Setup of run 1:
## non_restoring_divider
module non_restoring_divider #(
    parameter DATA_WIDTH = 32
) (
    input  logic                    clk_i,
    input  logic                    clk_en_i,
    input  logic                    rst_n_i,
    input  logic [DATA_WIDTH - 1:0] dividend_i,
    input  logic [DATA_WIDTH - 1:0] divisor_i,
    input  logic                    data_valid_i,
    output logic [DATA_WIDTH - 1:0] quotient_o,
    output logic [DATA_WIDTH - 1:0] remainder_o,
    output logic                    divide_by_zero_o,
    output logic                    data_valid_o,
    output logic                    idle_o
);
Size in the first run: roughly 930 cells after synthesis, ~110 flip-flops, roughly 8700 sq um of cells after synthesis.
clock: 6.0 ns
lec_check: 0
cap_margin: 20
cell_pad_in_sites_global_placement: 2
core_aspect_ratio: 0.5
core_margin: 2
core_utilization: 40
cts_cluster_diameter: 275
cts_cluster_size: 97
gpl_routability_driven: 0
setup_slack_margin: -0.11
slew_margin: 20
tns_end_percent: 15
run.sh (not shown) runs the stock make flow with config.mk's settings and CLKGATE_MAP_FILE=.
Both conditions hold for run 1: the flow ran to the end and the final layout passed the timing, design-rule and antenna checks.
The following lists how run 2 was set up differently from run 1:
Settings: GPL_ROUTABILITY_DRIVEN no longer set, was 0; TNS_END_PERCENT no longer set, was 15; CTS_CLUSTER_SIZE no longer set, was 97; CTS_CLUSTER_DIAMETER no longer set, was 275; CORE_ASPECT_RATIO no longer set, was 0.5; CORE_UTILIZATION now 58, was 40; SETUP_SLACK_MARGIN no longer set, was -0.11; CELL_PAD_IN_SITES_GLOBAL_PLACEMENT no longer set, was 2; the clock period (ns, I/O delays scaled along) now 3.69, was 6.0.
Results
Looking at the reports, run 1 completed the entire flow and the layout it produced met the timing, design-rule and antenna checks. The layout from run 2, despite a flow that completed every stage, fails the layout checks, with the failing checks listed as setup timing. Launching element of the worst setup path: partial_CRT[32] -> run 1, divisor_CRT[1] -> run 2. Run 2 ended up with flop to flop as its class of the most critical setup path; run 1 ended up with flop to output pin. The power of the sequential group in run 1 is 0.62 times that in run 2. Run 2 against run 1: first-pass GRT wire length went up by 24%, part of the total power dissipated in the clock network went down by 6.8 points.
What run 3 does differently from run 2 at the input level:
Settings: CTS_CLUSTER_SIZE newly set to 100; CTS_CLUSTER_DIAMETER newly set to 234; CORE_UTILIZATION changed from 58 to 62; the clock period (ns, I/O delays scaled along) changed from 3.69 to 3.87.
Results
- Completing all stages was not enough for run 3: its layout failed the final checks because of setup timing.
- Summary — switching component of the power, run 3 relative to run 2: lower, by about 15%.
- Run 3 vs run 2 — cell count of the worst hold path rose 1.
- Number of DRC markers after the initial detailed-route iteration in run 3 vs run 2: down 477
- HPWL after detailed placement in run 3 is 9.4% below run 2.
Modified inputs, run 4 compared to run 3
Settings: a change of CORE_UTILIZATION from 62 to 72; an added ABC_AREA of 1; an added PLACE_DENSITY of 0.89.
- In run 4, post-layout instance area is lower than in run 3.
- The final report for run 4 shows a completed flow and a layout that fails verification, specifically setup timing.
- Gate count after technology mapping went up by more than half going from run 3 to run 4.
- Portion of the clock cycle consumed by the worst path in the final layout for run 4 is lower than for run 3.
- Looking at fmax, run 4 sits about 9% higher than run 3 does.
- Diff run 3 -> run 4: total combinational power has decreased; power dissipated in the clock network increased by about 0.7% relative to the old numbers; routability-driven placement congestion ratio went up by about 13%.

========
juniper:
Starting RTL as in the previous note.
// non_restoring_divider
module non_restoring_divider #(
    parameter DATA_WIDTH = 32
) (
    input  logic                    clk_i,
    input  logic                    clk_en_i,
    input  logic                    rst_n_i,
    input  logic [DATA_WIDTH - 1:0] dividend_i,
    input  logic [DATA_WIDTH - 1:0] divisor_i,
    input  logic                    data_valid_i,
    output logic [DATA_WIDTH - 1:0] quotient_o,
    output logic [DATA_WIDTH - 1:0] remainder_o,
    output logic                    divide_by_zero_o,
    output logic                    data_valid_o,
    output logic                    idle_o
);
    localparam COUNTER_WIDTH = $clog2(DATA_WIDTH);
    typedef enum logic [1:0] {IDLE, DIVIDE, RESTORE} fsm_state_t;
    typedef struct packed {
        logic                    rem_sign;
        logic [DATA_WIDTH - 1:0] remainder;
        logic [DATA_WIDTH - 1:0] quotient;
    } result_t;
    fsm_state_t state_CRT, state_NXT;
        always_ff @(posedge clk_i) begin : state_register
            if (!rst_n_i) begin
                state_CRT <= IDLE;
            end else if (clk_en_i) begin
                state_CRT <= state_NXT;
            end
        end : state_register
    result_t partial_CRT, partial_NXT;
    logic [DATA_WIDTH - 1:0] divisor_CRT, divisor_NXT;
        always_ff @(posedge clk_i) begin : datapath_register
            if (clk_en_i) begin
                partial_CRT <= partial_NXT;
                divisor_CRT <= divisor_NXT;
            end
        end : datapath_register
    logic [COUNTER_WIDTH - 1:0] iter_count_CRT, iter_count_NXT;
        always_ff @(posedge clk_i) begin : counter 
            if (clk_en_i) begin
                iter_count_CRT <= iter_count_NXT;
            end
        end : counter 
    logic divide_by_zero_CRT, divide_by_zero_NXT;
  ...
Settings: LEC_CHECK=0, ABC_AREA=1, CAP_MARGIN=25, CELL_PAD_IN_SITES_DETAIL_PLACEMENT=0, CELL_PAD_IN_SITES_GLOBAL_PLACEMENT=0, CORE_MARGIN=2, CORE_UTILIZATION=72, GPL_TIMING_DRIVEN=1, SLEW_MARGIN=25, TNS_END_PERCENT=10; clock period 4.42 ns.
Looking at the reports, juniper completed the entire flow and the layout it produced met the timing, design-rule and antenna checks.
For quartz, these inputs were changed with respect to juniper:
- CORE_UTILIZATION now 66, was 72
- ABC_AREA no longer set, was 1
- SLEW_MARGIN now 20, was 25
- CTS_CLUSTER_SIZE now 70, previously not set
- the clock period (ns, I/O delays scaled along) now 4.16, was 4.42
Results
Summary of juniper and quartz: one run falls short of a clean finish, namely quartz. STATUS run=quartz STAGES=ALL_DONE FINAL_CHECKS=FAILED CAUSE=setup timing. Required time of the critical path for quartz: 210 ps down relative to juniper. quartz against juniper: worst slack at placement decreased by 1070 ps relative to the old numbers, met2 routing resource usage after global routing moved down. The higher post-route worst setup slack of juniper and quartz is in juniper. From juniper to quartz the numbers moved as follows: clock-buffer cell count saw an increase; die size saw a decrease.
The following lists how xenon was set up differently from quartz:
- CORE_UTILIZATION now 58, was 66
- GPL_TIMING_DRIVEN no longer set, was 1
- CTS_CLUSTER_SIZE no longer set, was 70
- CELL_PAD_IN_SITES_GLOBAL_PLACEMENT no longer set, was 0
- TNS_END_PERCENT no longer set, was 10
- CAP_MARGIN now 20, was 25
- CELL_PAD_IN_SITES_DETAIL_PLACEMENT no longer set, was 0
- the clock period (ns, I/O delays scaled along) now 5.24, was 4.16
--- outcome ---
- xenon | status: complete | timing, DRC, antenna: pass
- Going from quartz to xenon, detail-routed net length per standard cell shrank by more than 10%.
- Share of synthesized cell area in and-or and or-and compound cells: xenon vs quartz identical
- Going from quartz to xenon, signed area change from the synthesized netlist to the final layout shrank by 10 points; number of tapcells grew by 12.
## Diff of input files: maple against xenon
- PLACE_DENSITY_LB_ADDON now 0.27, previously not set
- CTS_CLUSTER_SIZE now 35, previously not set
- CORE_UTILIZATION now 72, was 58
- the clock period (ns, I/O delays scaled along) now 4.26, was 5.24
## What came out
maple: aborted in global routing (5_1_grt) (tool error)
Number of placement rows, maple vs xenon: down by a little under 10%
Compared with xenon, maple shows a higher post-CTS setup buffer count.
Synthesized instance count: maple vs xenon identical
Compare maple and xenon | standard cell core area lower: maple
Max placer's final routability congestion estimate across maple and xenon: xenon
The higher floorplan utilization came out of maple.
From xenon to maple the numbers moved as follows: overall die width down 13 microns; distinct cell type count after synthesis flat; die area down about 19%; cell area after placement up about 1.5%.
Relative to maple, the following input files were edited for garnet:
- changing CORE_UTILIZATION from 72 to 58
- removing CTS_CLUSTER_SIZE (formerly 35)
- removing PLACE_DENSITY_LB_ADDON (formerly 0.27)
- changing the clock period (ns, I/O delays scaled along) from 4.26 to 4.19
Findings:
- | garnet | all stages done | FAIL | setup timing |
- Compared with maple, garnet shows number of core rows higher by 4.
- Compared with maple, garnet shows a lower half-perimeter wire length after placement.
- Row die span in y: garnet higher / maple lower
- Cmp garnet vs maple: final estimated routing congestion in global placement lower in garnet
Power is estimated from default activity; no workload was simulated.
